--- flow/design.v ---
module RstGen(
    input           clk,
    input           asrst_n,
    output wire     srst_n
);
reg  asrst_n_d1, asrst_n_d2;
always @(posedge clk or negedge asrst_n) begin
    if (!asrst_n) begin
        asrst_n_d1 <= 1'b0;
        asrst_n_d2 <= 1'b0;
    end
    else begin
        asrst_n_d1 <= asrst_n;
        asrst_n_d2 <= asrst_n_d1;
    end
end
assign srst_n = asrst_n_d2;
endmodule
module RoundRobinArbiter(
    input wire clk,
    input wire asrst,            
    input wire en,
    input wire [2:0] req_vld,
    output reg [2:0] o_grant
);
reg [2:0] last_grant;            
always @(*) begin
    if (en)
        case (last_grant)
            'b001: begin
                if      (req_vld[1]) o_grant = 3'b010;
                else if (req_vld[2]) o_grant = 3'b100;
                else if (req_vld[0]) o_grant = 3'b001;
                else                 o_grant = 3'b000;
            end
            'b010: begin
                if      (req_vld[2]) o_grant = 3'b100;
                else if (req_vld[0]) o_grant = 3'b001;
                else if (req_vld[1]) o_grant = 3'b010;
                else                 o_grant = 3'b000;
            end
            'b100: begin
                if      (req_vld[0]) o_grant = 3'b001;
                else if (req_vld[1]) o_grant = 3'b010;
                else if (req_vld[2]) o_grant = 3'b100;
                else                 o_grant = 3'b000;
            end
            default: o_grant <= 3'b000;
        endcase
    else
        o_grant <= 3'b000;
end
always @(posedge clk or posedge asrst) begin
    if (asrst) last_grant <= 'b100;
    else if (en && (| req_vld)) begin
        last_grant <= o_grant;
    end
end
endmodule
module SyncFIFO #(
    parameter DEPTH = 192,
    parameter WIDTH = 8
)(
    input                           clk,
    input                           asrst,   
    input                           wren,    
    input           [WIDTH-1:0]     wrdata,  
    output   wire                   full,    
    input                           rden,    
    output   reg    [WIDTH-1:0]     rddata,  
    output   wire                   empty    
);
localparam ADDR_WIDTH = $clog2(DEPTH);       
reg  [WIDTH-1:0] mem [0:DEPTH-1];            
reg  [ADDR_WIDTH-1:0] wrptr;                 
reg  [ADDR_WIDTH-1:0] rdptr;
reg  [ADDR_WIDTH:0] cnt;                     
always @(posedge clk or posedge asrst) begin
    if (asrst) begin
        rdptr  <= 'd0;
        rddata <= 'd0;
    end 
    else if (rden && !empty) begin
        rddata <= mem[rdptr];
        if (rdptr < DEPTH - 1) 
            rdptr <= rdptr + 'd1;
        else rdptr <= 'd0;
    end
end
always @(posedge clk or posedge asrst) begin
    if (asrst) begin
        wrptr <= 'd0;
    end 
    else if (wren && !full) begin
        mem[wrptr] <= wrdata;
        if (wrptr < DEPTH - 1) 
            wrptr <= wrptr + 'd1;
        else wrptr <= 'd0;
    end
end
always @(posedge clk or posedge asrst) begin
    if (asrst) 
        cnt <= 'd0;
    else if ((wren && !full) && !(rden && !empty))
        cnt <= cnt + 'd1;
    else if (!(wren && !full) && (rden && !empty))
        cnt <= cnt - 'd1;
end
assign full = (cnt == DEPTH);
assign empty = (cnt == 0);
endmodule
module SyncFIFO_Bypass #(
    parameter   DEPTH = 8,
    parameter   WIDTH = 64
)(
    input                       CLK,
    input                       Reset,       
    input                       i_WrEn,      
    input       [WIDTH-1:0]     i_WrData,    
    output wire                 o_Valid,     
    output wire [WIDTH-1:0]     o_Data,
    input                       i_Grant,
    output wire                 o_Grant
);
wire                    fifo_wren, fifo_rden;
wire                    fifo_empty;
wire  [WIDTH-1:0]       fifo_wrdata, fifo_rddata;
reg   [WIDTH-1:0]       i_WrData_reg;        
reg                     i_Grant_reg;         
reg                     fifo_empty_reg;      
always @(posedge CLK) begin
    i_WrData_reg <= i_WrData;
    i_Grant_reg  <= i_Grant;
    fifo_empty_reg <= fifo_empty;
end
assign o_Valid = i_Grant_reg;
assign fifo_wren = (i_WrEn && i_Grant && fifo_empty) ? 0 : i_WrEn;
assign fifo_wrdata = i_WrData;
assign fifo_rden = i_Grant;
assign o_Grant = fifo_empty ? i_WrEn : 1;
assign o_Data  = (i_Grant_reg && fifo_empty_reg) ? i_WrData_reg : fifo_rddata;
SyncFIFO #(
    .DEPTH      ( DEPTH         ),
    .WIDTH      ( WIDTH         )
)u_SyncFIFO(
    .clk        ( CLK           ),
    .asrst      ( Reset         ),
    .wren       ( fifo_wren     ),
    .wrdata     ( fifo_wrdata   ),
    .full       (               ),
    .rden       ( fifo_rden     ),
    .rddata     ( fifo_rddata   ),
    .empty      ( fifo_empty    )
);
endmodule
module PassC #(
    parameter WIDTH = 8
)(
    input                       CLK,
    input                       Reset,       
    input                       i_WrEn,      
    input       [WIDTH-1:0]     i_WrData,    
    output reg                  o_Valid,     
    output reg  [WIDTH-1:0]     o_Data,
    input                       i_Grant,
    output wire                 o_Grant
);
assign o_Grant = i_WrEn;
always @(posedge CLK or posedge Reset) begin
    if (Reset)
        o_Valid <= 'd0;
    else
        o_Valid <= i_Grant;
end
always @(posedge CLK or posedge Reset) begin
    if (Reset)
        o_Data  <= 'd0;
    else if (i_Grant)
        o_Data  <= i_WrData;
end
endmodule
module ArbTop #(
    parameter   FIFO_DEPTH = 8,
    parameter   WIDTH = 64
)(
    input                       CLK,
    input                       ASynReset_N,
    input                       i_DataValid_A, i_DataValid_B, i_DataValid_C,
    input       [WIDTH-1:0]     i_DataIn_A,    i_DataIn_B,    i_DataIn_C,
    input                       i_DataGrant_D,
    output wire                 o_DataValid_D,
    output wire [WIDTH-1:0]     o_DataOut_D,
    output wire                 o_DataGrant_A, o_DataGrant_B, o_DataGrant_C
);
wire                SynReset_N;
wire  [2:0]         arb_req, arb_grant;
wire                PassA_DataVld, PassB_DataVld, PassC_DataVld;
wire  [WIDTH-1:0]   PassA_Data,    PassB_Data,    PassC_Data;
assign {o_DataGrant_C, o_DataGrant_B, o_DataGrant_A} = arb_grant;
assign o_DataValid_D = (PassA_DataVld || PassB_DataVld || PassC_DataVld);
assign o_DataOut_D = PassA_DataVld ? PassA_Data :
                     PassB_DataVld ? PassB_Data :
                     PassC_DataVld ? PassC_Data :
                     0;
RstGen u_RstGen(
    .clk        ( CLK           ),
    .asrst_n    ( ASynReset_N   ),
    .srst_n     ( SynReset_N    )
);
RoundRobinArbiter u_RoundRobinArbiter(
    .clk        ( CLK           ),
    .asrst      ( ~SynReset_N   ),
    .en         ( i_DataGrant_D ),
    .req_vld    ( arb_req       ),
    .o_grant    ( arb_grant     )
);
SyncFIFO_Bypass #(
    .DEPTH      ( FIFO_DEPTH    ),
    .WIDTH      ( WIDTH         )
) u_PassA (
    .CLK        ( CLK           ),
    .Reset      ( ~SynReset_N   ),
    .i_Grant    ( arb_grant[0]  ),
    .i_WrEn     ( i_DataValid_A ),
    .i_WrData   ( i_DataIn_A    ),
    .o_Grant    ( arb_req[0]    ),
    .o_Valid    ( PassA_DataVld ),
    .o_Data     ( PassA_Data    )
);
SyncFIFO_Bypass #(
    .DEPTH      ( FIFO_DEPTH    ),
    .WIDTH      ( WIDTH         )
) u_PassB (
    .CLK        ( CLK           ),
    .Reset      ( ~SynReset_N   ),
    .i_Grant    ( arb_grant[1]  ),
    .i_WrEn     ( i_DataValid_B ),
    .i_WrData   ( i_DataIn_B    ),
    .o_Grant    ( arb_req[1]    ),
    .o_Valid    ( PassB_DataVld ),
    .o_Data     ( PassB_Data    )
);
PassC #(
    .WIDTH      ( WIDTH         )
)u_PassC (
    .CLK        ( CLK           ),
    .Reset      ( ~SynReset_N   ),
    .i_Grant    ( arb_grant[2]  ),
    .i_WrEn     ( i_DataValid_C ),
    .i_WrData   ( i_DataIn_C    ),
    .o_Grant    ( arb_req[2]    ),
    .o_Valid    ( PassC_DataVld ),
    .o_Data     ( PassC_Data    )
);
endmodule
--- flow/config.mk ---
export PLATFORM = sky130hd
export DESIGN_NAME = ArbTop
export DESIGN_NICKNAME = ArbTop
export VERILOG_FILES = /design/flow/design.v
export SDC_FILE = /design/flow/constraint.sdc
export NUM_CORES = 4
export LEC_CHECK = 0
export CAP_MARGIN = 35
export CORE_MARGIN = 2
export CORE_UTILIZATION = 72
export CTS_CLUSTER_SIZE = 36
export PLACE_DENSITY = 0.69
export SETUP_SLACK_MARGIN = 0.75
export SLEW_MARGIN = 30
--- flow/run.sh ---
#!/bin/bash
# the make line also repeats each setting of config.mk as NAME=value (left out here)
make -C /OpenROAD-flow-scripts/flow DESIGN_CONFIG=/design/flow/config.mk WORK_HOME=/design/flow/orfs CLKGATE_MAP_FILE= finish
--- flow/constraint.sdc ---
create_clock -name core_clock -period 2.9 [get_ports {CLK}]
set_input_delay 0.5800 -clock core_clock [delete_from_list [all_inputs] [get_ports {CLK}]]
set_output_delay 0.5800 -clock core_clock [all_outputs]
set_load 0.01 [all_outputs]
==> results of run 1 <==
## layout make-up
cell class / instances / area (um2) / share of cell area [%]
sequential: 1374 / 38870 / 58.08
multi-input combinational: 1386 / 13790 / 20.60
timing repair buffer: 684 / 8594 / 12.84
clock buffer: 188 / 3762 / 5.621
tap: 950 / 1189 / 1.776
clock inverter: 60 / 536.8 / 0.8020
inverter: 40 / 155.1 / 0.2318
antenna: 12 / 30.03 / 0.04487
## what timing repair did
item                                     CTS  global route
buffers inserted                          65            64
gates cloned                              31            59
pin swaps                                 60            48
resized                                  591           167
endpoints found under the setup margin  1301          1304
endpoints found under the hold margin      0             0
hold buffers                               0             0
## layer usage
metal / share of wire (%) / wire length (um)
met1: 30 / 59060
met2: 44 / 87200
met3: 17 / 33250
met4: 8.8 / 17270
met5: 0.062 / 122
## per-stage QoR
step	cells	instance area [um2]	setup TNS, ns	hold WS [ns]	worst slack [ns]
after floorplan	2997	52030	-1255.36	0.2844	-2.155
after global placement	4214	57430	-156.20	0.1640	-0.6013
after detailed placement	4214	57430	-243.90	0.1651	-0.6195
after CTS	4558	64440	-4.430	0.02388	-0.2574
after global routing	4687	66910	-72.54	0.01895	-0.4243
final	4694	66930	-64.55	0.02411	-0.4749
==> ds_physical_params.txt, run 1 <==
Summary of implementation characteristics

Parameter                              Value

Cells and area
  Area added between synthesis and finish    29.08%
  Final-layout fill cell count    1743
  Layout net count    3849
  Core Util, Final    93.79%

Worst setup path
  CP Buf/Inv Count    1
  Ordered cell list for the critical path    inv_1 > ha_4 > nor2b_1 > a22oi_1 > a31oi_1 > mux2_2
  Cell family with most CP delay    AND-OR/OR-AND gates
  End point of the critical path    u_PassB.u_SyncFIFO.rddata[15]
  Startpoint type of the worst setup path    flop
  Reg-to-reg critical path startpoint    u_PassB.u_SyncFIFO.rdptr[1]
  Crit path arrival time    4.07 ns
  CP max stage delay    0.78 ns
  Number of logic stages on the critical path including buffering    6
  Worst r2r dst    u_PassB.u_SyncFIFO.rddata[15]
  Cell depth of the worst flop-to-flop path    6
  Largest fanout on the critical path    16
  Kind of critical path    reg2reg
  Worst reg2reg setup slack    -0.47 ns
  Critical path origin    u_PassB.u_SyncFIFO.rdptr[1]
  Req. time, crit path    3.60 ns
  Capturing element type of the critical path    flop
  Library cell contributing the largest single delay on the critical path    sky130_fd_sc_hd__nor2b_1

Placed design
  Gp weighted congestion    0.9193
  PortBufs    265
  HPWL reported at the end of detailed placement    81.75 mm

Synth
  Post-synth cell types    65
  Multiplexer share of the synthesized area    9.814%
  Top logic family    AND-OR/OR-AND gates
  Post-synth seq share    74.92%
  Synthesis Warnings    6
  Post-synth design cell area    0.05185 mm2
  Avg Inst Size Synth    17.30 um2
  Synth area leaders    sky130_fd_sc_hd__edfxtp_1, sky130_fd_sc_hd__dfrtp_1, sky130_fd_sc_hd__mux2_2, sky130_fd_sc_hd__dfxtp_1, sky130_fd_sc_hd__a22o_1
  Complex Gates by Area    10.48%
  List of most frequent post-synthesis cells    sky130_fd_sc_hd__edfxtp_1, sky130_fd_sc_hd__mux2_2, sky130_fd_sc_hd__dfrtp_1
  Simple-gate portion of the synthesized area    1.851%
  Largest area contributor in the netlist    sky130_fd_sc_hd__edfxtp_1
  Gate count after technology mapping    2997
  Post-synthesis cell count from yosys    2997
  Post-synth EDFFs    1024
  Most common reg cell    sky130_fd_sc_hd__edfxtp_1
  Share of synthesized cell area in full adder, half adder and majority cells    0.7529%
  Net count entering floorplan    3225
  Xor-xnor portion of the synthesized cell area    0.1689%
  Fraction of registers with async set/reset    15.87%
  Cell with the most instances after synthesis    sky130_fd_sc_hd__edfxtp_1
  Post-synthesis register bit count    1374
  Proportion of netlist area held by the largest area contributor    59.30%
  Synthesized chip area reported by yosys    0.05185 mm2

Drt
  Tally of nets with antenna violations remaining after routing    0
  DR pass1 iterations    10
  First DRT Iteration DRCs    7854
  Final wirelength    196.9 mm
  Post-route DRC    0
  Routed vias/inst    8.011
  Routed wirelength normalized by instance count    41.95 um
  Total via count after detailed routing    37600

GRT
  Overall fraction of global-route tracks in use    42.51%
  GRT Residual Overflow    0
  Met2 layer usage reported by global route    66.85%
  Met3 GRT Util    11.15%
  Met1 track utilization from global routing    56.79%
  Via count of the first global-routing pass    33660
  First-pass GRT wire length    227.7 mm
  Initial antenna violation count    17
  Pin count of the biggest net entering global routing    110
  Busiest grt layer    met2

Timing
  Final hold violation count    0
  Highest clock rate    296.3 MHz
  Setup repair after global routing missed its margin    true
  Slew Limit Headroom    20.76%
  Worst path setup slack after routing    -0.4749 ns
  Post-layout min period    3.375 ns
  Max-slew violations    0
  Actual transition at the worst max-transition pin    1.189 ns
  Ratio of final minimum period to clock period    116.4%
  Setup Skew    0.03733 ns
  Final count of negative-setup-slack endpoints    585

CTS
  Clock transition time at the flip-flop clock pins of the worst setup and hold paths    0.08 ns
  Root Buffer    sky130_fd_sc_hd__clkbuf_16
  TritonCTS clock tree    built
  Number of clock buffers inserted by TritonCTS    135
  Number of sinks driven by the clock tree    1374
  Worst-skew pair later-pin latency    0.78 ns
  Max clock buf depth    3
  Max H-tree Level    4

Power
  Top pwr grp    registers
  Net switching component of the power    12.88 mW
  Peak supply drop    692.6 uV
  Power in sequential cells    23.5 mW
  Logic power comb    7.30 mW
  Internal portion of total power    35.82 mW
  Reg power frac    48.2%
  Share of total power in combinational logic    15.0%
  Leakage component of the power    24.64 nW
  Power in the clock group    17.9 mW
  Power density relative to cell area    727.6 mW/mm2
  Clock power frac    36.8%
  Switching fraction of total power    26.44%
  Total design power    48.70 mW

Flow run
  Number of violations of the max-capacitance limit    0
  Number of OpenROAD warnings    53

Floorplanning
  Die height    272.4 um
  Num rows    98
  I/O Pins    266
  Starting Density    72.66%
  Horizontal die dimension    272.4 um
  Chip Footprint    0.07418 mm2
  Core region area    0.07136 mm2

Worst hold path
  Hold Crit Class    in2async

Run status
  Result of the run    finished with violations
  Violated checks    negative setup slack
==> inputs of run 2 (changes only) <==
- ABC_AREA: not set -> 0
- CAP_MARGIN: 35 -> 40
- CTS_CLUSTER_DIAMETER: not set -> 336
- CTS_CLUSTER_SIZE: 36 -> 17
- PLACE_DENSITY: 0.69 -> not set
- PLACE_DENSITY_LB_ADDON: not set -> 0.29
- SETUP_SLACK_MARGIN: 0.75 -> -0.06
- SLEW_MARGIN: 30 -> 20
- TNS_END_PERCENT: not set -> 70
- clock period: 2.9 -> 2.74 ns (I/O delays scaled with it)
==> ds_physical_params.txt, run 2 <==
Summary of implementation characteristics

Parameter                              Value

Run status
  Result of the run    finished with violations
  Violated checks    negative setup slack

CTS
  Number of clock buffers inserted by TritonCTS    90
  TritonCTS clock tree    built
  Worst-skew pair later-pin latency    0.68 ns
  Number of sinks driven by the clock tree    1374
  Max H-tree Level    3
  Clock transition time at the flip-flop clock pins of the worst setup and hold paths    0.08 ns
  Number of hold buffers added after cts    0
  Root Buffer    sky130_fd_sc_hd__clkbuf_16
  Max clock buf depth    3

Floorplanning
  Starting Density    72.66%
  Chip Footprint    0.07418 mm2
  Core region area    0.07136 mm2
  Num rows    98
  I/O Pins    266
  Die height    272.4 um
  Horizontal die dimension    272.4 um

Synth
  Avg Inst Size Synth    17.30 um2
  Post-synth seq share    74.92%
  Complex Gates by Area    10.48%
  Share of synthesized cell area in full adder, half adder and majority cells    0.7529%
  Post-synthesis register bit count    1374
  Proportion of netlist area held by the largest area contributor    59.30%
  List of most frequent post-synthesis cells    sky130_fd_sc_hd__edfxtp_1, sky130_fd_sc_hd__mux2_2, sky130_fd_sc_hd__dfrtp_1
  Top logic family    AND-OR/OR-AND gates
  Synthesis Warnings    6
  Multiplexer share of the synthesized area    9.814%
  Cell with the most instances after synthesis    sky130_fd_sc_hd__edfxtp_1
  Largest area contributor in the netlist    sky130_fd_sc_hd__edfxtp_1
  Synth area leaders    sky130_fd_sc_hd__edfxtp_1, sky130_fd_sc_hd__dfrtp_1, sky130_fd_sc_hd__mux2_2, sky130_fd_sc_hd__dfxtp_1, sky130_fd_sc_hd__a22o_1
  Post-synthesis cell count from yosys    2997
  Post-synth cell types    65
  Xor-xnor portion of the synthesized cell area    0.1689%
  Fraction of registers with async set/reset    15.87%
  Simple-gate portion of the synthesized area    1.851%
  Post-synth design cell area    0.05185 mm2
  Synthesized chip area reported by yosys    0.05185 mm2
  Post-synth EDFFs    1024
  Net count entering floorplan    3225
  Gate count after technology mapping    2997
  Most common reg cell    sky130_fd_sc_hd__edfxtp_1

Worst setup path
  Kind of critical path    reg2out
  Worst r2r dst    u_PassA.u_SyncFIFO.cnt[3]
  Crit path arrival time    2.53 ns
  Critical path origin    u_PassC.o_Valid
  Number of logic stages on the critical path including buffering    6
  CP Buf/Inv Count    3
  Cell family with most CP delay    buffers and inverters
  Largest fanout on the critical path    11
  Req. time, crit path    2.19 ns
  Capturing element type of the critical path    primary output
  Reg-to-reg critical path startpoint    u_PassB.u_SyncFIFO.cnt[2]
  CP max stage delay    0.42 ns
  Startpoint type of the worst setup path    flop
  Cell depth of the worst flop-to-flop path    12
  End point of the critical path    o_DataOut_D[33]
  Worst reg2reg setup slack    -0.17 ns
  Ordered cell list for the critical path    nor2b_4 > clkbuf_16 > a221oi_2 > buf_4 > a21oi_1 > buf_2
  Library cell contributing the largest single delay on the critical path    sky130_fd_sc_hd__nor2b_4

Drt
  DR pass1 iterations    11
  Tally of nets with antenna violations remaining after routing    0
  First DRT Iteration DRCs    6062
  Total via count after detailed routing    33760
  Routed wirelength normalized by instance count    35.56 um
  Post-route DRC    0
  Routed vias/inst    7.562
  Final wirelength    158.7 mm

GRT
  Via count of the first global-routing pass    33060
  Overall fraction of global-route tracks in use    41.24%
  First-pass GRT wire length    221.8 mm
  Initial antenna violation count    23
  GRT Residual Overflow    0
  Pin count of the biggest net entering global routing    112

Timing
  Setup Skew    0.02992 ns
  Actual transition at the worst max-transition pin    0.8277 ns
  Worst hold slack    0.06309 ns
  Ratio of final minimum period to clock period    112.4%
  Worst path setup slack after routing    -0.3402 ns
  Max-slew violations    0
  Slew Limit Headroom    44.10%
  Final count of negative-setup-slack endpoints    85
  Final hold violation count    0
  Post-layout min period    3.080 ns
  Highest clock rate    324.7 MHz
  Setup repair after global routing missed its margin    true

Power
  Internal portion of total power    33.10 mW
  Power in the clock group    13.5 mW
  Clock power frac    30.6%
  Reg power frac    56.1%
  Total design power    44.10 mW
  Logic power comb    5.88 mW
  Switching fraction of total power    24.93%
  Share of total power in combinational logic    13.3%
  Power in sequential cells    24.7 mW
  Top pwr grp    registers
  Power density relative to cell area    710.1 mW/mm2
  Leakage component of the power    22.37 nW
  Peak supply drop    529.6 uV
  Net switching component of the power    10.99 mW

Placed design
  Setup Slack @ Placement    -0.7848 ns
  PortBufs    265
  Gp weighted congestion    0.9776
  Placed instance count    4241
  HPWL reported at the end of detailed placement    85.74 mm

Flow run
  Number of violations of the max-capacitance limit    0
  Number of OpenROAD warnings    47

Worst hold path
  Hold Crit Class    in2async

Cells and area
  Storage element area    0.03887 mm2
  Combined area of the multi-input logic cells    0.01361 mm2
  Number of standard cells in the layout, taps in and fillers out    4464
  Layout net count    3651
  Final-layout fill cell count    2745
  Area added between synthesis and finish    19.77%
[run 2: metrics by stage]
step | utilization, % | setup TNS [ns] | instance area (um2)
6_report | 87.02 | -12.69 | 62100
5_1_grt | 87.01 | -16.36 | 62090
4_1_cts | 86.27 | -14.68 | 61560
3_5_place_dp | 80.70 | -348.56 | 57590
3_3_place_gp | 80.68 | -294.83 | 57570
2_1_floorplan | - | -1536.47 | 52020
[run 2: layout make-up]
class	count	share of cell area (%)
diodes	14	0.05641
multi-input cells	1381	21.92
clock inverters	2	0.02216
inverters	40	0.2458
flip-flops and latches	1374	62.60
well taps	950	1.914
clock buffers	167	4.263
repair buffers	536	8.984
[run 2: metal layers]
metal / up-vias / wire (um) / track usage [%]
met3: 647 / 21030 / 9.354
met1: 16760 / 52830 / 54.81
met2: 3413 / 75500 / 65.69
li1: 12920 / - / -
met4: 22 / 9201 / 19.77
met5: - / 156 / 0
[run 2: timing repair]
action                                  in CTS  in global routing
pin swaps                                   59                 53
cloned                                       5                  5
endpoints found under the setup margin     568                708
gates resized                              516                 69
setup buffers                               29                 17
==> inputs of run 3 (changes only) <==
- ABC_AREA: 0 -> not set
- CAP_MARGIN: 40 -> 10
- CELL_PAD_IN_SITES_GLOBAL_PLACEMENT: not set -> 2
- CORE_ASPECT_RATIO: not set -> 1.84
- CORE_UTILIZATION: 72 -> 19
- CTS_CLUSTER_DIAMETER: 336 -> not set
- CTS_CLUSTER_SIZE: 17 -> not set
- GPL_TIMING_DRIVEN: not set -> 1
- PLACE_DENSITY_LB_ADDON: 0.29 -> 0.06
- SETUP_SLACK_MARGIN: -0.06 -> 1.28
- TNS_END_PERCENT: 70 -> 85
- clock period: 2.74 -> 6.1 ns (I/O delays scaled with it)
==> ds_physical_params.txt, run 3 <==
Summary of implementation characteristics

Parameter                              Value

Run status
  Result of the run    finished clean

Floorplanning
  Starting Density    19.07%
  Horizontal die dimension    389.1 um
  Die height    712.6 um
  Chip Footprint    0.2773 mm2
  Num rows    260
  Core region area    0.2720 mm2
  I/O Pins    266

Drt
  First DRT Iteration DRCs    1907
  Tally of nets with antenna violations remaining after routing    0
  Routed vias/inst    4.188
  Routed wirelength normalized by instance count    28.09 um
  Total via count after detailed routing    29240
  Final wirelength    196.1 mm
  Post-route DRC    0
  DR pass1 iterations    6

Power
  Switching fraction of total power    24.67%
  Net switching component of the power    5.613 mW
  Internal portion of total power    17.14 mW
  Share of total power in combinational logic    8.8%
  Clock power frac    42.3%
  Top pwr grp    registers
  Logic power comb    1.99 mW
  Peak supply drop    158.8 uV
  Reg power frac    49.0%
  Power density relative to cell area    351.9 mW/mm2
  Power in the clock group    9.61 mW
  Total design power    22.75 mW
  Leakage component of the power    22.09 nW
  Power in sequential cells    11.1 mW

Synth
  Multiplexer share of the synthesized area    9.814%
  Largest area contributor in the netlist    sky130_fd_sc_hd__edfxtp_1
  Post-synthesis cell count from yosys    2997
  Post-synth EDFFs    1024
  Post-synthesis register bit count    1374
  Fraction of registers with async set/reset    15.87%
  Net count entering floorplan    3225
  Most common reg cell    sky130_fd_sc_hd__edfxtp_1
  Synthesized chip area reported by yosys    0.05185 mm2
  Synthesis Warnings    6
  Xor-xnor portion of the synthesized cell area    0.1689%
  Synth area leaders    sky130_fd_sc_hd__edfxtp_1, sky130_fd_sc_hd__dfrtp_1, sky130_fd_sc_hd__mux2_2, sky130_fd_sc_hd__dfxtp_1, sky130_fd_sc_hd__a22o_1
  Complex Gates by Area    10.48%
  Gate count after technology mapping    2997
  Post-synth design cell area    0.05185 mm2
  Proportion of netlist area held by the largest area contributor    59.30%
  Post-synth cell types    65
  List of most frequent post-synthesis cells    sky130_fd_sc_hd__edfxtp_1, sky130_fd_sc_hd__mux2_2, sky130_fd_sc_hd__dfrtp_1
  Avg Inst Size Synth    17.30 um2
  Post-synth seq share    74.92%
  Top logic family    AND-OR/OR-AND gates
  Cell with the most instances after synthesis    sky130_fd_sc_hd__edfxtp_1
  Simple-gate portion of the synthesized area    1.851%
  Share of synthesized cell area in full adder, half adder and majority cells    0.7529%

CTS
  Number of clock buffers inserted by TritonCTS    158
  Max clock buf depth    4
  Worst-skew pair later-pin latency    0.83 ns
  Number of sinks driven by the clock tree    1374
  Clock transition time at the flip-flop clock pins of the worst setup and hold paths    0.06 ns
  Max H-tree Level    4
  Root Buffer    sky130_fd_sc_hd__clkbuf_16
  TritonCTS clock tree    built

Worst setup path
  CP Buf/Inv Count    2
  CP max stage delay    0.59 ns
  Req. time, crit path    4.88 ns
  Most common cell on crit path    sky130_fd_sc_hd__clkdlybuf4s50_1
  End point of the critical path    o_DataGrant_B
  Critical path origin    i_DataValid_C
  Startpoint type of the worst setup path    input pin
  Worst r2r dst    u_PassA.u_SyncFIFO.rddata[21]
  Cell family with most CP delay    buffers and inverters
  Kind of critical path    in2out
  Library cell contributing the largest single delay on the critical path    sky130_fd_sc_hd__clkdlybuf4s50_1
  Worst reg2reg setup slack    2.43 ns
  Largest fanout on the critical path    3
  Number of logic stages on the critical path including buffering    6
  Capturing element type of the critical path    primary output
  Reg-to-reg critical path startpoint    u_PassA.u_SyncFIFO.rdptr[0]
  Ordered cell list for the critical path    clkdlybuf4s50_1 > or3b_4 > a2111oi_4 > nor2_1 > nor3_2 > clkdlybuf4s50_1
  Cell depth of the worst flop-to-flop path    7
  Crit path arrival time    3.44 ns

Cells and area
  Area added between synthesis and finish    24.68%
  Layout net count    3545
  Core Util, Final    23.77%
  Post-route cell area    0.06465 mm2

Timing
  Setup Skew    0.03718 ns
  Final count of negative-setup-slack endpoints    0
  Setup repair after global routing missed its margin    false
  Actual transition at the worst max-transition pin    1.122 ns
  Ratio of final minimum period to clock period    76.40%
  Post-layout min period    4.660 ns
  Slew Limit Headroom    23.08%
  Max-slew violations    0
  Highest clock rate    214.6 MHz
  Final-layout setup total negative slack    0 ns
  Final hold violation count    0
  Worst path setup slack after routing    1.440 ns

GRT
  Overall fraction of global-route tracks in use    13.87%
  Pin count of the biggest net entering global routing    69
  First-pass GRT wire length    267.3 mm
  Initial antenna violation count    54
  GRT Residual Overflow    0
  Via count of the first global-routing pass    31340

Placed design
  Standard cell area after detailed placement    0.05943 mm2
  PortBufs    265
  HPWL reported at the end of detailed placement    115.1 mm
  Gp weighted congestion    0.6994
  Setup Slack @ Placement    1.207 ns

Worst hold path
  Hold Crit Class    reg2async

Flow run
  Number of violations of the max-capacitance limit    0
  Number of OpenROAD warnings    43
==> run 3: final cells by class <==
type / instances / area, um2
inverters: 40 / 153.9
fillers: 28090 / 207300
clock buffers: 214 / 4400
clock inverters: 64 / 688.2
diodes: 9 / 22.52
multi-input cells: 1381 / 12340
flip-flops and latches: 1374 / 38880
repair buffers: 362 / 3742
well taps: 3537 / 4425
==> run 3: timing repair <==
action,4_1_cts,5_1_grt
pin swaps,1,1
setup buffers,5,1
gates resized,7,3
setup endpoints to repair,9,3
hold buffers,0,0
cloned,0,0
hold endpoints to repair,0,0
==> run 3: per-stage QoR <==
step                      cells  hold slack, ns
after detailed placement   6688          0.3158
after global routing       6973          0.3270
after floorplan            2997          0.3312
after CTS                  6971          0.3173
after global placement     6688          0.3223
final                      6981          0.2755
==> run 3: per-layer routing <==
| layer | track usage [%] | up-vias | share of wire, % |
|---|---|---|---|
| met3 | 2.734 | 249 | 5.0 |
| met5 | 0 | - | 0.14 |
| met2 | 25.31 | 739 | 52 |
| li1 | - | 12710 | - |
| met1 | 16.64 | 15510 | 41 |
| met4 | 3.051 | 38 | 1.8 |
==> inputs of run 4 (changes only) <==
- ABC_AREA: not set -> 1
- CAP_MARGIN: 10 -> 25
- CELL_PAD_IN_SITES_GLOBAL_PLACEMENT: 2 -> 1
- CORE_ASPECT_RATIO: 1.84 -> not set
- CORE_MARGIN: 2 -> 3
- CORE_UTILIZATION: 19 -> 43
- CTS_CLUSTER_SIZE: not set -> 36
- GPL_ROUTABILITY_DRIVEN: not set -> 0
- GPL_TIMING_DRIVEN: 1 -> 0
- PLACE_DENSITY_LB_ADDON: 0.06 -> 0.2
- SETUP_SLACK_MARGIN: 1.28 -> 0.19
- SLEW_MARGIN: 20 -> 0
- TNS_END_PERCENT: 85 -> 50
- clock period: 6.1 -> 4.93 ns (I/O delays scaled with it)
==> ds_physical_params.txt, run 4 <==
Summary of implementation characteristics

Parameter                              Value

Power
  Internal portion of total power    20.83 mW
  Logic power comb    2.88 mW
  Peak supply drop    330.1 uV
  Power density relative to cell area    435.8 mW/mm2
  Share of total power in combinational logic    10.4%
  Switching fraction of total power    24.66%
  Leakage component of the power    24.16 nW
  Reg power frac    50.0%
  Top pwr grp    registers
  Power in sequential cells    13.8 mW
  Net switching component of the power    6.819 mW
  Total design power    27.65 mW
  Power in the clock group    10.9 mW
  Clock power frac    39.5%

Cells and area
  Final-layout fill cell count    10400
  Area added between synthesis and finish    20.13%
  Post-route cell area    0.06345 mm2
  Layout net count    5136

Flow run
  Number of violations of the max-capacitance limit    0
  Number of OpenROAD warnings    43

Drt
  Post-route DRC    0
  Total via count after detailed routing    35700
  DR pass1 iterations    5
  Routed wirelength normalized by instance count    24.40 um
  Tally of nets with antenna violations remaining after routing    0
  Final wirelength    162.3 mm
  First DRT Iteration DRCs    3785
  Routed vias/inst    5.370

Synth
  Share of synthesized cell area in full adder, half adder and majority cells    0.7391%
  Avg Inst Size Synth    11.90 um2
  Fraction of registers with async set/reset    15.87%
  Xor-xnor portion of the synthesized cell area    0.1327%
  Gate count after technology mapping    4437
  Largest area contributor in the netlist    sky130_fd_sc_hd__edfxtp_1
  Synth area leaders    sky130_fd_sc_hd__edfxtp_1, sky130_fd_sc_hd__dfrtp_1, sky130_fd_sc_hd__nand2_1, sky130_fd_sc_hd__dfxtp_1, sky130_fd_sc_hd__nand3_1
  Simple-gate portion of the synthesized area    16.33%
  Cell with the most instances after synthesis    sky130_fd_sc_hd__nand2_1
  Complex Gates by Area    5.759%
  Synthesis Warnings    6
  Top logic family    simple AND/OR/NAND/NOR gates
  Post-synthesis cell count from yosys    4437
  Post-synth design cell area    0.05282 mm2
  Post-synthesis register bit count    1374
  Post-synth cell types    36
  Proportion of netlist area held by the largest area contributor    58.22%
  Multiplexer share of the synthesized area    0%
  Post-synth EDFFs    1024
  List of most frequent post-synthesis cells    sky130_fd_sc_hd__nand2_1, sky130_fd_sc_hd__edfxtp_1, sky130_fd_sc_hd__nand3_1
  Most common reg cell    sky130_fd_sc_hd__edfxtp_1
  Synthesized chip area reported by yosys    0.05282 mm2
  Net count entering floorplan    4665
  Post-synth seq share    73.55%

CTS
  Max clock buf depth    3
  Max H-tree Level    4
  TritonCTS clock tree    built
  Worst-skew pair later-pin latency    0.74 ns
  Post-CTS setup-driven buffer insertion count    0
  Root Buffer    sky130_fd_sc_hd__clkbuf_16
  Clock transition time at the flip-flop clock pins of the worst setup and hold paths    0.06 ns
  Number of clock buffers inserted by TritonCTS    146
  Number of sinks driven by the clock tree    1374
  Number of hold buffers added after cts    0

Worst setup path
  Req. time, crit path    3.94 ns
  Cell family with most CP delay    buffers and inverters
  Kind of critical path    reg2out
  End point of the critical path    o_DataOut_D[42]
  Worst r2r dst    u_PassA.u_SyncFIFO.rddata[8]
  Crit path arrival time    3.74 ns
  Most common cell on crit path    sky130_fd_sc_hd__clkbuf_1
  Startpoint type of the worst setup path    flop
  CP max stage delay    0.67 ns
  Ordered cell list for the critical path    inv_1 > clkbuf_1 > clkbuf_1 > a21oi_1 > o21ai_0 > a32oi_1 > clkdlybuf4s50_1
  Capturing element type of the critical path    primary output
  Number of logic stages on the critical path including buffering    7
  Cell depth of the worst flop-to-flop path    14
  Largest fanout on the critical path    10
  Critical path origin    u_PassB.i_Grant_reg
  Reg-to-reg critical path startpoint    u_PassA.u_SyncFIFO.rdptr[2]
  Worst reg2reg setup slack    0.91 ns
  Library cell contributing the largest single delay on the critical path    sky130_fd_sc_hd__clkdlybuf4s50_1
  CP Buf/Inv Count    4

Floorplanning
  Core region area    0.1209 mm2
  Num rows    127
  I/O Pins    266
  Chip Footprint    0.1271 mm2
  Starting Density    43.68%
  Die height    356.5 um
  Horizontal die dimension    356.5 um

Timing
  Highest clock rate    211.4 MHz
  Post-layout min period    4.730 ns
  Setup Skew    0.02496 ns
  Final hold violation count    0
  Final count of negative-setup-slack endpoints    0
  Setup repair after global routing missed its margin    true
  Slew Limit Headroom    22.76%
  Max-slew violations    0
  Ratio of final minimum period to clock period    95.94%
  Actual transition at the worst max-transition pin    1.147 ns

Placed design
  HPWL reported at the end of detailed placement    113.4 mm
  PortBufs    265
  Standard cell area after detailed placement    0.05858 mm2

GRT
  First-pass GRT wire length    234.0 mm
  Pin count of the biggest net entering global routing    65
  Initial antenna violation count    18
  Via count of the first global-routing pass    34280
  GRT Residual Overflow    0
  Overall fraction of global-route tracks in use    25.33%

Run status
  Result of the run    finished clean

Worst hold path
  Hold Crit Class    reg2async
==> run 4: area by class of cell <==
class,count,area [um2],area share [%]
Clock inverter,48,449.2,0.7079
Inverter,211,792.0,1.248
Multi-Input combinational cell,2600,12280,19.35
Buffer,252,1059,1.668
Timing Repair Buffer,323,3640,5.736
Tap cell,1612,2017,3.179
Clock buffer,220,4343,6.844
Antenna cell,9,22.52,0.03549
Sequential cell,1374,38850,61.23
==> run 4: per-layer routing <==
layer	wire, um	part of all wire, %	GRT usage, %
met1	71260	44	36.15
met2	74620	46	39.88
met3	11370	7.0	4.120
met4	4903	3.0	8.036
met5	95	0.059	0
==> run 4: per-stage QoR <==
stage          TNS (ns)  util [%]  std cells  setup WS, ns  hold slack [ns]
3_5_place_dp          0     48.44       6370        0.4352           0.1847
4_1_cts               0     52.41       6638        0.1474           0.1793
2_1_floorplan         0         -       4437        0.1450           0.3312
6_report              0     52.47       6649        0.2001           0.1759
5_1_grt               0     52.45       6640        0.1620           0.1887
3_3_place_gp   -2718.23     47.58       6314        -2.824           0.3358
==> run 4: repair_timing <==
item / in CTS / in global routing
endpoints found under the setup margin: 23 / 6
resized: 4 / 3
cloned: 0 / 0
==> inputs of run 5 (changes only) <==
- ABC_AREA: 1 -> not set
- CAP_MARGIN: 25 -> 40
- CELL_PAD_IN_SITES_GLOBAL_PLACEMENT: 1 -> not set
- CORE_ASPECT_RATIO: not set -> 0.9
- CORE_MARGIN: 3 -> 2
- CORE_UTILIZATION: 43 -> 72
- CTS_CLUSTER_DIAMETER: not set -> 396
- CTS_CLUSTER_SIZE: 36 -> 16
- GPL_ROUTABILITY_DRIVEN: 0 -> not set
- GPL_TIMING_DRIVEN: 0 -> not set
- PLACE_DENSITY_LB_ADDON: 0.2 -> 0.0
- SETUP_SLACK_MARGIN: 0.19 -> 0.02
- SLEW_MARGIN: 0 -> 20
- TNS_END_PERCENT: 50 -> 10
- clock period: 4.93 -> 2.74 ns (I/O delays scaled with it)
==> ds_physical_params.txt, run 5 <==
Summary of implementation characteristics

Parameter                              Value

GRT
  GRT Residual Overflow    0
  Pin count of the biggest net entering global routing    123
  Via count of the first global-routing pass    32150
  Initial antenna violation count    10
  Overall fraction of global-route tracks in use    38.36%
  First-pass GRT wire length    208.3 mm

Placed design
  PortBufs    265
  Standard cell area after detailed placement    0.05755 mm2
  HPWL reported at the end of detailed placement    81.39 mm
  Gp weighted congestion    0.9148

Synth
  Avg Inst Size Synth    17.30 um2
  Post-synth cell types    65
  Post-synth design cell area    0.05185 mm2
  Share of synthesized cell area in full adder, half adder and majority cells    0.7529%
  Synthesis Warnings    6
  Complex Gates by Area    10.48%
  Simple-gate portion of the synthesized area    1.851%
  Post-synth seq share    74.92%
  Xor-xnor portion of the synthesized cell area    0.1689%
  Synth area leaders    sky130_fd_sc_hd__edfxtp_1, sky130_fd_sc_hd__dfrtp_1, sky130_fd_sc_hd__mux2_2, sky130_fd_sc_hd__dfxtp_1, sky130_fd_sc_hd__a22o_1
  Cell with the most instances after synthesis    sky130_fd_sc_hd__edfxtp_1
  Multiplexer share of the synthesized area    9.814%
  Proportion of netlist area held by the largest area contributor    59.30%
  Post-synthesis cell count from yosys    2997
  Fraction of registers with async set/reset    15.87%
  Net count entering floorplan    3225
  Post-synthesis register bit count    1374
  Synthesized chip area reported by yosys    0.05185 mm2
  Largest area contributor in the netlist    sky130_fd_sc_hd__edfxtp_1
  Gate count after technology mapping    2997
  List of most frequent post-synthesis cells    sky130_fd_sc_hd__edfxtp_1, sky130_fd_sc_hd__mux2_2, sky130_fd_sc_hd__dfrtp_1
  Top logic family    AND-OR/OR-AND gates
  Most common reg cell    sky130_fd_sc_hd__edfxtp_1
  Post-synth EDFFs    1024

Timing
  Setup repair after global routing missed its margin    true
  Slew Limit Headroom    44.37%
  Worst hold slack    0.06124 ns
  Final-layout setup total negative slack    -13.31 ns
  Actual transition at the worst max-transition pin    0.8344 ns
  Final hold violation count    0
  Ratio of final minimum period to clock period    116.2%
  Max-slew violations    0
  Highest clock rate    314.2 MHz
  Setup Skew    0.02646 ns
  Post-layout min period    3.183 ns
  Worst path setup slack after routing    -0.4425 ns
  Final count of negative-setup-slack endpoints    160

Cells and area
  Storage element area    0.03887 mm2
  Area added between synthesis and finish    20.59%
  Post-route cell area    0.06253 mm2
  Layout net count    3678
  Combined area of the multi-input logic cells    0.01364 mm2
  Final-layout fill cell count    2922
  Core Util, Final    87.52%

Drt
  Post-route DRC    0
  Highest metal layer with signal wires    met5
  Wire length on met2    70.13 mm
  Final wirelength    146.1 mm
  Met1 wire length    52.93 mm
  Routed vias/inst    7.165
  Routed wirelength normalized by instance count    32.56 um
  Tally of nets with antenna violations remaining after routing    0
  First DRT Iteration DRCs    4981
  DR pass1 iterations    10
  Met3 WL post-DR    17.40 mm
  Total via count after detailed routing    32150

CTS
  Clock transition time at the flip-flop clock pins of the worst setup and hold paths    0.08 ns
  Root Buffer    sky130_fd_sc_hd__clkbuf_16
  Number of hold buffers added after cts    0
  Max H-tree Level    3
  Worst-skew pair later-pin latency    0.67 ns
  TritonCTS clock tree    built
  Number of sinks driven by the clock tree    1374
  Max clock buf depth    3
  Number of clock buffers inserted by TritonCTS    95

Worst setup path
  Cell depth of the worst flop-to-flop path    13
  Capturing element type of the critical path    primary output
  Worst r2r dst    u_PassB.u_SyncFIFO.cnt[3]
  Startpoint type of the worst setup path    flop
  Req. time, crit path    2.19 ns
  Cell family with most CP delay    simple AND/OR/NAND/NOR gates
  Library cell contributing the largest single delay on the critical path    sky130_fd_sc_hd__or4_4
  Worst reg2reg setup slack    -0.29 ns
  Crit path arrival time    2.63 ns
  Largest fanout on the critical path    2
  CP Buf/Inv Count    4
  Number of logic stages on the critical path including buffering    7
  Reg-to-reg critical path startpoint    u_PassA.u_SyncFIFO.cnt[2]
  End point of the critical path    o_DataGrant_C
  Most common cell on crit path    sky130_fd_sc_hd__buf_6
  Critical path origin    u_PassA.u_SyncFIFO.cnt[2]
  Ordered cell list for the critical path    or4_4 > buf_6 > o211ai_1 > nand4_1 > inv_2 > buf_12 > buf_6
  CP max stage delay    0.55 ns
  Kind of critical path    reg2out

Floorplanning
  I/O Pins    266
  Core region area    0.07145 mm2
  Die height    258.6 um
  Starting Density    72.58%
  Chip Footprint    0.07418 mm2
  Horizontal die dimension    286.9 um
  Num rows    93

Power
  Power density relative to cell area    709.9 mW/mm2
  Switching fraction of total power    24.31%
  Leakage component of the power    22.58 nW
  Net switching component of the power    10.79 mW
  Logic power comb    6.05 mW
  Power in the clock group    13.7 mW
  Clock power frac    30.9%
  Peak supply drop    618.9 uV
  Power in sequential cells    24.6 mW
  Share of total power in combinational logic    13.6%
  Top pwr grp    registers
  Internal portion of total power    33.60 mW
  Reg power frac    55.5%

Run status
  Violated checks    negative setup slack
  Result of the run    finished with violations

Worst hold path
  Hold Crit Class    in2async

Flow run
  Number of OpenROAD warnings    47
  Number of violations of the max-capacitance limit    0
## run 5: layout make-up
cell class	instances	area share, %
timing repair buffer	558	9.367
inverter	40	0.2441
sequential	1374	62.17
multi-input combinational	1381	21.81
clock inverter	3	0.04202
tap	950	1.901
antenna	5	0.02001
clock buffer	176	4.440
## run 5: metrics by stage
step / worst slack (ns) / power [mW] / cells
final: -0.4425 / 44.39 / 4487
after global routing: -0.4566 / 45.38 / 4482
after CTS: -0.3811 / 43.85 / 4461
after detailed placement: -0.8293 / 29.75 / 4234
after global placement: -0.7788 / 29.48 / 4233
after floorplan: -2.316 / 27.14 / 2997
## run 5: timing repair
item | 4_1_cts | 5_1_grt
gates cloned | 6 | 2
setup buffers | 45 | 27
endpoints found under the setup margin | 754 | 521
pin swaps | 58 | 61
gates resized | 545 | 76
## run 5: metal layers
metal	vias to the layer above	track usage, %
met3	381	9.454
met2	2479	61.31
met5	-	0
met1	16310	52.78
li1	12970	-
met4	10	12.92
==> inputs of run 6 (changes only) <==
- ABC_AREA: not set -> 1
- CELL_PAD_IN_SITES_DETAIL_PLACEMENT: not set -> 1
- CELL_PAD_IN_SITES_GLOBAL_PLACEMENT: not set -> 0
- CORE_ASPECT_RATIO: 0.9 -> not set
- CORE_MARGIN: 2 -> 5
- CORE_UTILIZATION: 72 -> 40
- CTS_CLUSTER_DIAMETER: 396 -> not set
- CTS_CLUSTER_SIZE: 16 -> 62
- GPL_ROUTABILITY_DRIVEN: not set -> 1
- GPL_TIMING_DRIVEN: not set -> 0
- HOLD_SLACK_MARGIN: not set -> 0.07
- PLACE_DENSITY_LB_ADDON: 0.0 -> not set
- SETUP_SLACK_MARGIN: 0.02 -> 1.16
- SLEW_MARGIN: 20 -> 25
- clock period: 2.74 -> 6.0 ns (I/O delays scaled with it)
==> ds_physical_params.txt, run 6 <==
Summary of implementation characteristics

Parameter                              Value

CTS
  Post-CTS setup-driven buffer insertion count    0
  Number of hold buffers added after cts    0
  Number of clock buffers inserted by TritonCTS    145
  Max H-tree Level    4
  Number of sinks driven by the clock tree    1374
  Worst-skew pair later-pin latency    0.76 ns
  Max clock buf depth    3
  Root Buffer    sky130_fd_sc_hd__clkbuf_16
  Clock transition time at the flip-flop clock pins of the worst setup and hold paths    0.06 ns
  TritonCTS clock tree    built

GRT
  Pin count of the biggest net entering global routing    50
  Initial antenna violation count    36
  GRT Residual Overflow    0
  First-pass GRT wire length    266.0 mm
  Overall fraction of global-route tracks in use    25.47%
  Via count of the first global-routing pass    40190

Timing
  Slew Limit Headroom    34.58%
  Post-layout min period    4.974 ns
  Final count of negative-setup-slack endpoints    0
  Setup Skew    0.03270 ns
  Worst path setup slack after routing    1.026 ns
  Final hold violation count    0
  Ratio of final minimum period to clock period    82.90%
  Setup repair after global routing missed its margin    true
  Max-slew violations    0
  Actual transition at the worst max-transition pin    0.9710 ns
  Highest clock rate    201.1 MHz
  Final-layout setup total negative slack    0 ns

Power
  Leakage component of the power    24.31 nW
  Power in the clock group    8.75 mW
  Internal portion of total power    16.93 mW
  Switching fraction of total power    25.50%
  Clock power frac    38.5%
  Power in sequential cells    11.4 mW
  Net switching component of the power    5.794 mW
  Logic power comb    2.56 mW
  Share of total power in combinational logic    11.3%
  Power density relative to cell area    354.7 mW/mm2
  Reg power frac    50.2%
  Top pwr grp    registers
  Peak supply drop    205.8 uV

Cells and area
  Storage element area    0.03885 mm2
  Number of standard cells in the layout, taps in and fillers out    6824
  Final-layout fill cell count    13650
  Combined area of the multi-input logic cells    0.01231 mm2
  Area added between synthesis and finish    21.30%
  Layout net count    5164
  Core Util, Final    48.80%

Worst hold path
  Hold Crit Class    reg2async

Synth
  List of most frequent post-synthesis cells    sky130_fd_sc_hd__nand2_1, sky130_fd_sc_hd__edfxtp_1, sky130_fd_sc_hd__nand3_1
  Synthesized chip area reported by yosys    0.05282 mm2
  Synth area leaders    sky130_fd_sc_hd__edfxtp_1, sky130_fd_sc_hd__dfrtp_1, sky130_fd_sc_hd__nand2_1, sky130_fd_sc_hd__dfxtp_1, sky130_fd_sc_hd__nand3_1
  Largest area contributor in the netlist    sky130_fd_sc_hd__edfxtp_1
  Complex Gates by Area    5.759%
  Post-synthesis cell count from yosys    4437
  Avg Inst Size Synth    11.90 um2
  Post-synth EDFFs    1024
  Top logic family    simple AND/OR/NAND/NOR gates
  Post-synth design cell area    0.05282 mm2
  Fraction of registers with async set/reset    15.87%
  Simple-gate portion of the synthesized area    16.33%
  Most common reg cell    sky130_fd_sc_hd__edfxtp_1
  Post-synth seq share    73.55%
  Synthesis Warnings    6
  Gate count after technology mapping    4437
  Proportion of netlist area held by the largest area contributor    58.22%
  Multiplexer share of the synthesized area    0%
  Xor-xnor portion of the synthesized cell area    0.1327%
  Net count entering floorplan    4665
  Post-synthesis register bit count    1374
  Post-synth cell types    36
  Share of synthesized cell area in full adder, half adder and majority cells    0.7391%
  Cell with the most instances after synthesis    sky130_fd_sc_hd__nand2_1

Drt
  Post-route DRC    0
  Highest metal layer with signal wires    met5
  Total via count after detailed routing    37870
  Met1 wire length    70.49 mm
  Met3 WL post-DR    16.00 mm
  Routed vias/inst    5.550
  Wire length on met2    89.41 mm
  Final wirelength    182.5 mm
  Tally of nets with antenna violations remaining after routing    0
  Routed wirelength normalized by instance count    26.74 um
  DR pass1 iterations    5
  First DRT Iteration DRCs    3848

Worst setup path
  Kind of critical path    reg2out
  Worst reg2reg setup slack    1.63 ns
  End point of the critical path    o_DataOut_D[33]
  Number of logic stages on the critical path including buffering    7
  Capturing element type of the critical path    primary output
  Largest fanout on the critical path    10
  Critical path origin    u_PassB.i_Grant_reg
  Startpoint type of the worst setup path    flop
  Library cell contributing the largest single delay on the critical path    sky130_fd_sc_hd__clkbuf_1
  CP Buf/Inv Count    4
  Req. time, crit path    4.80 ns
  Worst r2r dst    u_PassA.u_SyncFIFO.rddata[6]
  Cell depth of the worst flop-to-flop path    14
  Ordered cell list for the critical path    inv_1 > clkbuf_1 > buf_1 > a21oi_1 > o21ai_0 > a32oi_2 > clkdlybuf4s50_1
  Cell family with most CP delay    buffers and inverters
  CP max stage delay    0.69 ns
  Reg-to-reg critical path startpoint    u_PassA.u_SyncFIFO.rdptr[2]
  Crit path arrival time    3.77 ns

Floorplanning
  Starting Density    40.23%
  Die height    373.4 um
  Horizontal die dimension    373.4 um
  I/O Pins    266
  Chip Footprint    0.1394 mm2
  Num rows    133
  Core region area    0.1313 mm2

Placed design
  Gp weighted congestion    0.8233
  PortBufs    265
  HPWL reported at the end of detailed placement    128.6 mm
  Setup Slack @ Placement    1.061 ns
  Placed instance count    6537

Run status
  Result of the run    finished clean

Flow run
  Number of OpenROAD warnings    44
  Number of violations of the max-capacitance limit    0
[run 6: stage by stage]
stage / instance area, um2 / total power [mW] / hold slack, ns
after floorplan: 52860 / 12.73 / 0.3312
after global placement: 57710 / 13.72 / 0.3339
after detailed placement: 59330 / 14.11 / 0.2394
after CTS: 63950 / 22.77 / 0.2488
after global routing: 64050 / 23.46 / 0.2668
final: 64070 / 22.72 / 0.2344
[run 6: area by class of cell]
cell class                 instances  area share, %
tap                             1755          3.427
clock buffer                     216          6.495
timing repair buffer             352          6.626
clock inverter                    50         0.6562
multi-input combinational       2600          19.21
sequential                      1374          60.64
buffer                           252          1.652
antenna                           14        0.05468
inverter                         211          1.236
[run 6: routing by layer]
metal	vias to the layer above	track usage [%]
li1	16460	-
met3	369	6.527
met5	-	0
met2	1616	42.86
met4	34	9.775
met1	19400	31.71
[run 6: repair_timing]
item,CTS,global route
setup endpoints to repair,27,25
pin swaps,0,0
hold endpoints to repair,0,0
gates resized,7,4
==> inputs of run 7 (changes only) <==
- ABC_AREA: 1 -> 0
- CAP_MARGIN: 40 -> 35
- CELL_PAD_IN_SITES_DETAIL_PLACEMENT: 1 -> 0
- CELL_PAD_IN_SITES_GLOBAL_PLACEMENT: 0 -> not set
- CORE_MARGIN: 5 -> 6
- CTS_CLUSTER_DIAMETER: not set -> 308
- CTS_CLUSTER_SIZE: 62 -> not set
- GPL_ROUTABILITY_DRIVEN: 1 -> not set
- GPL_TIMING_DRIVEN: 0 -> not set
- HOLD_SLACK_MARGIN: 0.07 -> 0.08
- MAX_ROUTING_LAYER: not set -> met4
- MIN_ROUTING_LAYER: not set -> met2
- PLACE_DENSITY_LB_ADDON: not set -> 0.07
- SETUP_SLACK_MARGIN: 1.16 -> not set
- SLEW_MARGIN: 25 -> 20
- TNS_END_PERCENT: 10 -> 60
- clock period: 6.0 -> 4.05 ns (I/O delays scaled with it)
==> ds_physical_params.txt, run 7 <==
Summary of implementation characteristics

Parameter                              Value

Run status
  Result of the run    finished with violations
  Violated checks    design-rule violations, negative setup slack

CTS
  Worst-skew pair later-pin latency    0.77 ns
  Number of clock buffers inserted by TritonCTS    149
  Number of hold buffers added after cts    0
  Max clock buf depth    3
  Number of sinks driven by the clock tree    1374
  TritonCTS clock tree    built
  Root Buffer    sky130_fd_sc_hd__clkbuf_16
  Max H-tree Level    4
  Clock transition time at the flip-flop clock pins of the worst setup and hold paths    0.06 ns

Placed design
  Placed instance count    4900
  Gp weighted congestion    0.9240
  HPWL reported at the end of detailed placement    90.93 mm
  PortBufs    265

Cells and area
  Layout net count    3556
  Area added between synthesis and finish    20.65%
  Number of standard cells in the layout, taps in and fillers out    5217

Power
  Logic power comb    3.18 mW
  Power density relative to cell area    534.9 mW/mm2
  Switching fraction of total power    24.10%
  Peak supply drop    386.4 uV
  Net switching component of the power    8.063 mW
  Power in sequential cells    16.7 mW
  Leakage component of the power    22.18 nW
  Power in the clock group    13.6 mW
  Clock power frac    40.6%
  Reg power frac    49.9%
  Top pwr grp    registers
  Internal portion of total power    25.40 mW
  Share of total power in combinational logic    9.5%

Drt
  Post-route DRC    2
  DR pass1 iterations    51
  Routed vias/inst    7.290
  Routed wirelength normalized by instance count    29.83 um
  First DRT Iteration DRCs    6514
  Wire length on met2    76.92 mm
  Total via count after detailed routing    38030
  Met1 wire length    0 um
  Tally of nets with antenna violations remaining after routing    0
  Highest metal layer with signal wires    met4
  Met3 WL post-DR    69.86 mm
  Final wirelength    155.6 mm

Floorplanning
  Core region area    0.1280 mm2
  Starting Density    40.51%
  Die height    372.0 um
  Num rows    131
  I/O Pins    266
  Horizontal die dimension    372.0 um
  Chip Footprint    0.1384 mm2

Synth
  List of most frequent post-synthesis cells    sky130_fd_sc_hd__edfxtp_1, sky130_fd_sc_hd__mux2_2, sky130_fd_sc_hd__dfrtp_1
  Fraction of registers with async set/reset    15.87%
  Synthesis Warnings    6
  Post-synth EDFFs    1024
  Post-synthesis cell count from yosys    2997
  Avg Inst Size Synth    17.30 um2
  Simple-gate portion of the synthesized area    1.851%
  Post-synth design cell area    0.05185 mm2
  Most common reg cell    sky130_fd_sc_hd__edfxtp_1
  Post-synth seq share    74.92%
  Share of synthesized cell area in full adder, half adder and majority cells    0.7529%
  Post-synth cell types    65
  Largest area contributor in the netlist    sky130_fd_sc_hd__edfxtp_1
  Proportion of netlist area held by the largest area contributor    59.30%
  Synthesized chip area reported by yosys    0.05185 mm2
  Multiplexer share of the synthesized area    9.814%
  Cell with the most instances after synthesis    sky130_fd_sc_hd__edfxtp_1
  Synth area leaders    sky130_fd_sc_hd__edfxtp_1, sky130_fd_sc_hd__dfrtp_1, sky130_fd_sc_hd__mux2_2, sky130_fd_sc_hd__dfxtp_1, sky130_fd_sc_hd__a22o_1
  Xor-xnor portion of the synthesized cell area    0.1689%
  Complex Gates by Area    10.48%
  Gate count after technology mapping    2997
  Post-synthesis register bit count    1374
  Net count entering floorplan    3225
  Top logic family    AND-OR/OR-AND gates

GRT
  GRT Residual Overflow    0
  Initial antenna violation count    0
  First-pass GRT wire length    222.2 mm
  Pin count of the biggest net entering global routing    113
  Overall fraction of global-route tracks in use    34.18%
  Via count of the first global-routing pass    44370

Worst setup path
  Number of logic stages on the critical path including buffering    4
  End point of the critical path    o_DataOut_D[27]
  Largest fanout on the critical path    28
  Cell family with most CP delay    buffers and inverters
  Reg-to-reg critical path startpoint    u_PassA.u_SyncFIFO.cnt[0]
  CP Buf/Inv Count    2
  Crit path arrival time    3.27 ns
  Kind of critical path    reg2out
  Worst r2r dst    u_PassB.u_SyncFIFO.cnt[3]
  Ordered cell list for the critical path    buf_12 > mux2i_1 > a21oi_1 > clkdlybuf4s50_1
  Startpoint type of the worst setup path    flop
  Capturing element type of the critical path    primary output
  Req. time, crit path    3.24 ns
  Library cell contributing the largest single delay on the critical path    sky130_fd_sc_hd__mux2i_1
  Cell depth of the worst flop-to-flop path    12
  Worst reg2reg setup slack    0.82 ns
  CP max stage delay    0.75 ns
  Critical path origin    u_PassA.fifo_empty_reg

Timing
  Post-layout min period    4.075 ns
  Final count of negative-setup-slack endpoints    1
  Worst path setup slack after routing    -0.02526 ns
  Worst hold slack    0.2064 ns
  Highest clock rate    245.4 MHz
  Ratio of final minimum period to clock period    100.6%
  Final-layout setup total negative slack    -0.02526 ns
  Final hold violation count    0
  Actual transition at the worst max-transition pin    0.8938 ns
  Slew Limit Headroom    38.71%
  Max-slew violations    0
  Setup Skew    0.02047 ns

Worst hold path
  Hold Crit Class    in2async

Flow run
  Number of OpenROAD warnings    45
  Number of violations of the max-capacitance limit    0
[run 7: area by class of cell]
type                    count  area, um2
clock inverters            66      578.1
well taps                1729       2163
inverters                  40      150.1
repair buffers            382       4113
fillers                 10630      65450
flip-flops and latches   1374      38880
diodes                     37      92.59
multi-input cells        1381      12330
clock buffers             208       4258
[run 7: stage by stage]
stage               cell area [um2]  total power [mW]  util [%]  setup WS, ns
global route                  62460             34.46     48.80      -0.01045
CTS                           62350             33.44     48.70       0.01055
detailed placement            57420             20.00     44.85        0.1029
floorplan                     51990             18.35         -        -1.006
global placement              57360             19.90     44.81        0.1383
finish                        62560             33.46     48.87      -0.02526
[run 7: repair_timing]
action / CTS / global route
setup buffers: 5 / 0
gates cloned: 0 / 0
pin swaps: 1 / 0
gates resized: 6 / 26
endpoints found under the hold margin: 0 / 0
endpoints found under the setup margin: 39 / 25
[run 7: per-layer routing]
metal,GRT usage [%],up-vias
li1,-,12720
met1,-,13010
met2,38.67,11400
met3,47.43,898
met4,4.779,0
met5,-,-
==> inputs of run 8 (changes only) <==
- ABC_AREA: 0 -> not set
- CAP_MARGIN: 35 -> 20
- CELL_PAD_IN_SITES_DETAIL_PLACEMENT: 0 -> not set
- CORE_ASPECT_RATIO: not set -> 0.89
- CORE_MARGIN: 6 -> 2
- CORE_UTILIZATION: 40 -> 72
- CTS_CLUSTER_DIAMETER: 308 -> not set
- CTS_CLUSTER_SIZE: not set -> 36
- HOLD_SLACK_MARGIN: 0.08 -> not set
- MAX_ROUTING_LAYER: met4 -> not set
- MIN_ROUTING_LAYER: met2 -> not set
- PLACE_DENSITY: not set -> 0.59
- PLACE_DENSITY_LB_ADDON: 0.07 -> not set
- SETUP_SLACK_MARGIN: not set -> 0.76
- SLEW_MARGIN: 20 -> 15
- TNS_END_PERCENT: 60 -> not set
- clock period: 4.05 -> 2.91 ns (I/O delays scaled with it)
==> ds_physical_params.txt, run 8 <==
Summary of implementation characteristics

Parameter                              Value

Synth
  Synthesis Warnings    6
  Net count entering floorplan    3225
  Post-synth design cell area    0.05185 mm2
  Cell with the most instances after synthesis    sky130_fd_sc_hd__edfxtp_1
  Post-synth cell types    65
  Fraction of registers with async set/reset    15.87%
  Top logic family    AND-OR/OR-AND gates
  Share of synthesized cell area in full adder, half adder and majority cells    0.7529%
  Post-synthesis cell count from yosys    2997
  Complex Gates by Area    10.48%
  Largest area contributor in the netlist    sky130_fd_sc_hd__edfxtp_1
  Post-synthesis register bit count    1374
  Xor-xnor portion of the synthesized cell area    0.1689%
  Post-synth seq share    74.92%
  Most common reg cell    sky130_fd_sc_hd__edfxtp_1
  Avg Inst Size Synth    17.30 um2
  Multiplexer share of the synthesized area    9.814%
  Simple-gate portion of the synthesized area    1.851%
  Proportion of netlist area held by the largest area contributor    59.30%
  Synthesized chip area reported by yosys    0.05185 mm2
  Post-synth EDFFs    1024
  List of most frequent post-synthesis cells    sky130_fd_sc_hd__edfxtp_1, sky130_fd_sc_hd__mux2_2, sky130_fd_sc_hd__dfrtp_1
  Gate count after technology mapping    2997
  Synth area leaders    sky130_fd_sc_hd__edfxtp_1, sky130_fd_sc_hd__dfrtp_1, sky130_fd_sc_hd__mux2_2, sky130_fd_sc_hd__dfxtp_1, sky130_fd_sc_hd__a22o_1

Worst setup path
  Req. time, crit path    2.33 ns
  Number of logic stages on the critical path including buffering    7
  Cell depth of the worst flop-to-flop path    14
  Largest fanout on the critical path    6
  CP Buf/Inv Count    4
  Capturing element type of the critical path    primary output
  Cell family with most CP delay    simple AND/OR/NAND/NOR gates
  Reg-to-reg critical path startpoint    u_PassA.u_SyncFIFO.cnt[3]
  Worst reg2reg setup slack    -0.32 ns
  Most common cell on crit path    sky130_fd_sc_hd__buf_6
  Library cell contributing the largest single delay on the critical path    sky130_fd_sc_hd__or4_4
  End point of the critical path    o_DataGrant_C
  Kind of critical path    reg2out
  CP max stage delay    0.58 ns
  Worst r2r dst    u_PassB.u_SyncFIFO.cnt[3]
  Ordered cell list for the critical path    or4_4 > buf_6 > o21ai_2 > nand4_1 > inv_2 > buf_12 > buf_6
  Critical path origin    u_PassB.u_SyncFIFO.cnt[2]
  Startpoint type of the worst setup path    flop
  Crit path arrival time    2.82 ns

Power
  Internal portion of total power    35.03 mW
  Peak supply drop    623.9 uV
  Logic power comb    6.89 mW
  Power density relative to cell area    717.6 mW/mm2
  Net switching component of the power    12.54 mW
  Power in sequential cells    23.4 mW
  Switching fraction of total power    26.36%
  Leakage component of the power    24.26 nW
  Top pwr grp    registers
  Share of total power in combinational logic    14.5%
  Reg power frac    49.2%
  Clock power frac    36.3%
  Power in the clock group    17.3 mW

Timing
  Setup Skew    0.03409 ns
  Final-layout setup total negative slack    -10.84 ns
  Actual transition at the worst max-transition pin    0.8421 ns
  Final hold violation count    0
  Highest clock rate    293.8 MHz
  Worst path setup slack after routing    -0.4933 ns
  Post-layout min period    3.403 ns
  Ratio of final minimum period to clock period    117.0%
  Slew Limit Headroom    42.41%
  Final count of negative-setup-slack endpoints    91
  Max-slew violations    0
  Setup repair after global routing missed its margin    true
  Worst hold slack    0.09762 ns

Drt
  First DRT Iteration DRCs    6998
  Total via count after detailed routing    36840
  Routed wirelength normalized by instance count    41.31 um
  DR pass1 iterations    8
  Post-route DRC    0
  Routed vias/inst    7.957
  Final wirelength    191.2 mm
  Tally of nets with antenna violations remaining after routing    0

CTS
  Worst-skew pair later-pin latency    0.76 ns
  TritonCTS clock tree    built
  Max H-tree Level    4
  Number of hold buffers added after cts    0
  Max clock buf depth    3
  Number of clock buffers inserted by TritonCTS    130
  Clock transition time at the flip-flop clock pins of the worst setup and hold paths    0.06 ns
  Root Buffer    sky130_fd_sc_hd__clkbuf_16
  Number of sinks driven by the clock tree    1374

GRT
  Pin count of the biggest net entering global routing    127
  Via count of the first global-routing pass    33150
  First-pass GRT wire length    221.1 mm
  Initial antenna violation count    19
  Overall fraction of global-route tracks in use    41.12%
  GRT Residual Overflow    0

Cells and area
  Layout net count    3796
  Final-layout fill cell count    1820
  Area added between synthesis and finish    27.86%

Placed design
  HPWL reported at the end of detailed placement    81.92 mm
  Gp weighted congestion    0.9141
  PortBufs    265
  Setup Slack @ Placement    -0.6118 ns

Floorplanning
  Num rows    92
  I/O Pins    266
  Starting Density    73.01%
  Chip Footprint    0.07418 mm2
  Die height    257.2 um
  Horizontal die dimension    288.5 um
  Core region area    0.07102 mm2

Run status
  Violated checks    negative setup slack
  Result of the run    finished with violations

Flow run
  Number of OpenROAD warnings    49
  Number of violations of the max-capacitance limit    0

Worst hold path
  Hold Crit Class    in2async
==> run 8: area by class of cell <==
class,instances,area [um2],share of cell area [%]
Sequential cell,1374,38880,58.64
Multi-Input combinational cell,1384,13950,21.04
Timing Repair Buffer,638,7963,12.01
Clock buffer,186,3667,5.532
Tap cell,940,1176,1.774
Clock inverter,54,476.7,0.7191
Inverter,40,155.1,0.2340
Antenna cell,13,32.53,0.04907
==> run 8: repair_timing <==
action                                   CTS  global route
setup buffers                             52            46
gates resized                            557           169
pin swaps                                 65            80
cloned                                    15            51
endpoints found under the hold margin      0             0
endpoints found under the setup margin  1299          1302
==> run 8: per-stage QoR <==
step	power [mW]	utilization, %	cell area [um2]	std cells
after floorplan	25.55	-	52030	2997
after global placement	27.84	81.29	57740	4212
after detailed placement	28.08	81.29	57740	4212
after CTS	45.12	90.01	63930	4519
after global routing	48.10	93.32	66280	4623
final	47.57	93.34	66300	4629
==> run 8: per-layer routing <==
| layer | vias to the layer above | share of wire (%) | global-route usage, % |
|---|---|---|---|
| met1 | 17740 | 30 | 56.49 |
| met4 | 14 | 8.3 | 17.72 |
| li1 | 13280 | - | - |
| met2 | 4582 | 45 | 64.13 |
| met3 | 1223 | 16 | 9.592 |
| met5 | - | 0.048 | 0 |
Power figures rest on the tool's default switching activity, not on a simulated workload.
